== wip/sierra ==
==> flow/design.v <==
module PWM_duty_cycle (
    input clk,            
    input rst,            
    input pwm_in,         
    output reg [7:0] duty_cycle   
);
    reg [15:0] high_count, total_count;   
    reg pwm_prev;        
    reg update_flag;     
    reg first_period;    
    always @(posedge clk or posedge rst) begin
        if (rst) begin
            high_count <= 0;
            total_count <= 0;
            duty_cycle <= 0;
            pwm_prev <= 0;
            update_flag <= 0;
            first_period <= 1;   
        end else begin
            total_count <= total_count + 1;
            if (pwm_in) high_count <= high_count + 1;
            if (pwm_prev && ~pwm_in) begin
                if (!first_period && total_count > 0) begin
                    duty_cycle <= (high_count * 100) / total_count;   
                end
                first_period <= 0;   
                high_count <= 0;
                total_count <= 0;
            end
            pwm_prev <= pwm_in;   
        end
    end
endmodule
clock: 154.0 ns
lec_check: 0
abc_area: 1
cap_margin: 15
cell_pad_in_sites_detail_placement: 2
cell_pad_in_sites_global_placement: 1
core_margin: 2
core_utilization: 40
cts_cluster_diameter: 160
gpl_routability_driven: 0
max_routing_layer: met4
place_density_lb_addon: 0.24
setup_slack_margin: 5.0
slew_margin: 20
run.sh (not shown) runs the stock make flow with config.mk's settings and CLKGATE_MAP_FILE=.
Status(wip/sierra) = ERROR, stage = 3_5_place_dp
#### Input delta (wip/yarrow over wip/sierra)
# wip/sierra
export LEC_CHECK = 0
export ABC_AREA = 1
export CAP_MARGIN = 15
export CELL_PAD_IN_SITES_DETAIL_PLACEMENT = 2
export CELL_PAD_IN_SITES_GLOBAL_PLACEMENT = 1
export CORE_MARGIN = 2
export CORE_UTILIZATION = 40
export CTS_CLUSTER_DIAMETER = 160
export GPL_ROUTABILITY_DRIVEN = 0
export MAX_ROUTING_LAYER = met4
export PLACE_DENSITY_LB_ADDON = 0.24
export SETUP_SLACK_MARGIN = 5.0
export SLEW_MARGIN = 20
create_clock -name core_clock -period 154.0 [get_ports {clk}]
# wip/yarrow
export LEC_CHECK = 0
export CAP_MARGIN = 20
export CORE_MARGIN = 2
export CORE_UTILIZATION = 63
export SLEW_MARGIN = 20
create_clock -name core_clock -period 111.0 [get_ports {clk}]
[summary]
wip/yarrow went all the way through the flow, and no timing, DRC or antenna check failed.
Going from wip/sierra to wip/yarrow, the simple-gate area share of the yosys netlist was found to have gone down by 17 points.
Comparing wip/yarrow and wip/sierra, the lower area share of fa/ha/maj cells after synthesis is on wip/sierra.
Combined area of all synthesized cells went down by a few percent going from wip/sierra to wip/yarrow.
Compared with wip/sierra, wip/yarrow shows AND-OR/OR-AND share of the synthesized area higher by 16 points.
Number of distinct library cell variants in the gate-level netlist after synthesis, wip/yarrow and wip/sierra: smaller value in wip/sierra
Sort wip/yarrow and wip/sierra by number of standard cells reported by yosys desc -> top: wip/sierra
Synthesized cell count went down by more than 10% going from wip/sierra to wip/yarrow.
wip/yarrow against wip/sierra; overall chip area is down by more than a quarter.
wip/yarrow against wip/sierra: standard-cell row count moved down; chip area estimate from yosys synthesis went down by 0.0023 mm2.
Setup changes, wip/yarrow to wip/delta
# wip/yarrow
export LEC_CHECK = 0
export CAP_MARGIN = 20
export CORE_MARGIN = 2
export CORE_UTILIZATION = 63
export SLEW_MARGIN = 20
create_clock -name core_clock -period 111.0 [get_ports {clk}]
# wip/delta
export LEC_CHECK = 0
export CAP_MARGIN = 20
export CORE_MARGIN = 2
export CORE_UTILIZATION = 68
export SLEW_MARGIN = 5
export TNS_END_PERCENT = 70
create_clock -name core_clock -period 110.0 [get_ports {clk}]
==> results <==
wip/delta ends up with higher overall routing resource usage than wip/yarrow does. Between wip/yarrow and wip/delta, the area of all placed cells without fillers figures differ only marginally. Compared with wip/yarrow, wip/delta shows number of filler instances in the final layout that has gone down by more than 10%. Minimum period implied by the final worst setup slack sits higher in wip/delta than in wip/yarrow. Comparing wip/yarrow against wip/delta, there is no change at all in share of synthesized registers carrying an async set or reset. Sort wip/delta and wip/yarrow by worst-case headroom to the max-slew limit, ascending, and wip/delta comes first. wip/delta and wip/yarrow ended up with roughly the same maximum frequency.
What wip/raven does differently from wip/delta at the input level:
# wip/delta
export LEC_CHECK = 0
export CAP_MARGIN = 20
export CORE_MARGIN = 2
export CORE_UTILIZATION = 68
export SLEW_MARGIN = 5
export TNS_END_PERCENT = 70
create_clock -name core_clock -period 110.0 [get_ports {clk}]
# wip/raven
export LEC_CHECK = 0
export CAP_MARGIN = 20
export CELL_PAD_IN_SITES_GLOBAL_PLACEMENT = 2
export CORE_ASPECT_RATIO = 1.19
export CORE_MARGIN = 2
export CORE_UTILIZATION = 68
export PLACE_DENSITY_LB_ADDON = 0.2
export SETUP_SLACK_MARGIN = -2.0
export SLEW_MARGIN = 15
export TNS_END_PERCENT = 70
create_clock -name core_clock -period 110.0 [get_ports {clk}]
wip/raven: it failed during 3_1_place_gp_skip_io, and the tool reported FLW-0024. wip/raven against wip/delta: post-synth tally of flip-flops with integrated enable stayed essentially flat, die width fell by about 8%, number of core rows rose by about 10%. Post-synthesis instance area: wip/raven vs wip/delta identical. Looking at pre-placement core utilization, wip/raven sits below wip/delta. wip/delta → wip/raven: die size ~0 delta, core region area saw an increase.

Setup of job 101:
RTL: the design.v shown in full above, as it stands there.
==> flow/config.mk <==
export PLATFORM = sky130hd
export DESIGN_NAME = PWM_duty_cycle
export DESIGN_NICKNAME = PWM_duty_cycle
export VERILOG_FILES = /design/flow/design.v
export SDC_FILE = /design/flow/constraint.sdc
export NUM_CORES = 4
export LEC_CHECK = 0
export CAP_MARGIN = 20
export CELL_PAD_IN_SITES_DETAIL_PLACEMENT = 0
export CELL_PAD_IN_SITES_GLOBAL_PLACEMENT = 1
export CORE_ASPECT_RATIO = 0.66
export CORE_MARGIN = 7
export CORE_UTILIZATION = 52
export CTS_CLUSTER_SIZE = 16
export GPL_ROUTABILITY_DRIVEN = 1
export GPL_TIMING_DRIVEN = 1
export HOLD_SLACK_MARGIN = 0.07
export MAX_ROUTING_LAYER = met4
export MIN_ROUTING_LAYER = met1
export PLACE_DENSITY_LB_ADDON = 0.09
export SETUP_SLACK_MARGIN = 0.82
export SLEW_MARGIN = 20
==> flow/constraint.sdc <==
create_clock -name core_clock -period 179.0 [get_ports {clk}]
set_input_delay 35.8000 -clock core_clock [delete_from_list [all_inputs] [get_ports {clk}]]
set_output_delay 35.8000 -clock core_clock [all_outputs]
set_load 0.01 [all_outputs]
The inputs of job 102 differ from those of job 101 as listed below.
# job 101
export LEC_CHECK = 0
export CAP_MARGIN = 20
export CELL_PAD_IN_SITES_DETAIL_PLACEMENT = 0
export CELL_PAD_IN_SITES_GLOBAL_PLACEMENT = 1
export CORE_ASPECT_RATIO = 0.66
export CORE_MARGIN = 7
export CORE_UTILIZATION = 52
export CTS_CLUSTER_SIZE = 16
export GPL_ROUTABILITY_DRIVEN = 1
export GPL_TIMING_DRIVEN = 1
export HOLD_SLACK_MARGIN = 0.07
export MAX_ROUTING_LAYER = met4
export MIN_ROUTING_LAYER = met1
export PLACE_DENSITY_LB_ADDON = 0.09
export SETUP_SLACK_MARGIN = 0.82
export SLEW_MARGIN = 20
create_clock -name core_clock -period 179.0 [get_ports {clk}]
# job 102
export LEC_CHECK = 0
export CAP_MARGIN = 20
export CELL_PAD_IN_SITES_DETAIL_PLACEMENT = 0
export CELL_PAD_IN_SITES_GLOBAL_PLACEMENT = 0
export CORE_MARGIN = 2
export CORE_UTILIZATION = 72
export CTS_CLUSTER_SIZE = 43
export MAX_ROUTING_LAYER = met4
export MIN_ROUTING_LAYER = met1
export PLACE_DENSITY = 0.67
export SETUP_SLACK_MARGIN = 0.82
export SLEW_MARGIN = 20
create_clock -name core_clock -period 86.4 [get_ports {clk}]
==> results <==
- Although it ran to completion, job 102 produced a layout that fails the final checks because of max-capacitance violations, max-slew violations, negative setup slack.
- Taking job 101 as the reference, in job 102 count of vias placed by the detailed router up 9540; via density per instance now sits higher; non-clock buffer count shows an increase of 820%.
- Starting density of the core, job 101 and job 102: larger value in job 102
- Average detailed-routed wire length per instance came out higher on job 102 than on job 101.
- Compared with job 101, job 102 shows a overall die width that is about 33% lower.
- In job 102 the routability congestion estimate from global placement turned out about 10% higher than in job 101.
- Changes observed in job 102 relative to job 101: total iterations of the first detailed-routing run has increased; worst-path maximum fanout has decreased; final critical delay including setup and external delays has decreased.
#### Input delta (job 103 over job 102)
# job 102
export LEC_CHECK = 0
export CAP_MARGIN = 20
export CELL_PAD_IN_SITES_DETAIL_PLACEMENT = 0
export CELL_PAD_IN_SITES_GLOBAL_PLACEMENT = 0
export CORE_MARGIN = 2
export CORE_UTILIZATION = 72
export CTS_CLUSTER_SIZE = 43
export MAX_ROUTING_LAYER = met4
export MIN_ROUTING_LAYER = met1
export PLACE_DENSITY = 0.67
export SETUP_SLACK_MARGIN = 0.82
export SLEW_MARGIN = 20
create_clock -name core_clock -period 86.4 [get_ports {clk}]
# job 103
export LEC_CHECK = 0
export CAP_MARGIN = 20
export CELL_PAD_IN_SITES_DETAIL_PLACEMENT = 0
export CELL_PAD_IN_SITES_GLOBAL_PLACEMENT = 0
export CORE_MARGIN = 2
export CORE_UTILIZATION = 68
export CTS_CLUSTER_SIZE = 43
export MIN_ROUTING_LAYER = met1
export PLACE_DENSITY_LB_ADDON = 0.2
export SETUP_SLACK_MARGIN = 0.82
export SLEW_MARGIN = 20
create_clock -name core_clock -period 96.9 [get_ports {clk}]
Results
- Per the final summary, job 103 finished and its layout is clean on timing, DRC and antenna.
- Met2 wire length: job 103 lower than job 102
- Maximum frequency ends up lower on job 103.
- The number of buffers outside the clock class in the layout in job 103 sits 325 below the value recorded for job 102.
## Diff of input files: job 104 against job 103
# job 103
export LEC_CHECK = 0
export CAP_MARGIN = 20
export CELL_PAD_IN_SITES_DETAIL_PLACEMENT = 0
export CELL_PAD_IN_SITES_GLOBAL_PLACEMENT = 0
export CORE_MARGIN = 2
export CORE_UTILIZATION = 68
export CTS_CLUSTER_SIZE = 43
export MIN_ROUTING_LAYER = met1
export PLACE_DENSITY_LB_ADDON = 0.2
export SETUP_SLACK_MARGIN = 0.82
export SLEW_MARGIN = 20
create_clock -name core_clock -period 96.9 [get_ports {clk}]
# job 104
export LEC_CHECK = 0
export CAP_MARGIN = 20
export CELL_PAD_IN_SITES_DETAIL_PLACEMENT = 0
export CELL_PAD_IN_SITES_GLOBAL_PLACEMENT = 0
export CORE_MARGIN = 2
export CORE_UTILIZATION = 37
export CTS_CLUSTER_SIZE = 43
export MIN_ROUTING_LAYER = met1
export PLACE_DENSITY_LB_ADDON = 0.09
export SETUP_SLACK_MARGIN = 0.82
export SLEW_MARGIN = 20
create_clock -name core_clock -period 62.0 [get_ports {clk}]
- Nothing crashed in job 104 and all stages finished; the problem is that the final layout failed, the offending checks being negative setup slack.
- Launch point of the worst path = high_count[5]: job 104; launch point of the worst path = high_count[1]: job 103
- Compared with job 103, in job 104 delay of the slowest cell on the worst path went down 110 ps; global-route usage went down; wire length after detailed routing has increased; number of logic gates held steady.
- Job 104 vs job 103 — worst setup margin dropped 27920 ps.
- Job 104 — die area about 80% higher, job 103 as reference
- Of job 104 and job 103, the lower wire length of the first global-routing pass belongs to job 103.
- Looking at standard-cell row count, job 104 sits about 36% higher than job 103 does.
- Diff job 103 -> job 104: count of routing violations after the opening detailed-route iteration went down; final period demand of the worst path went down.
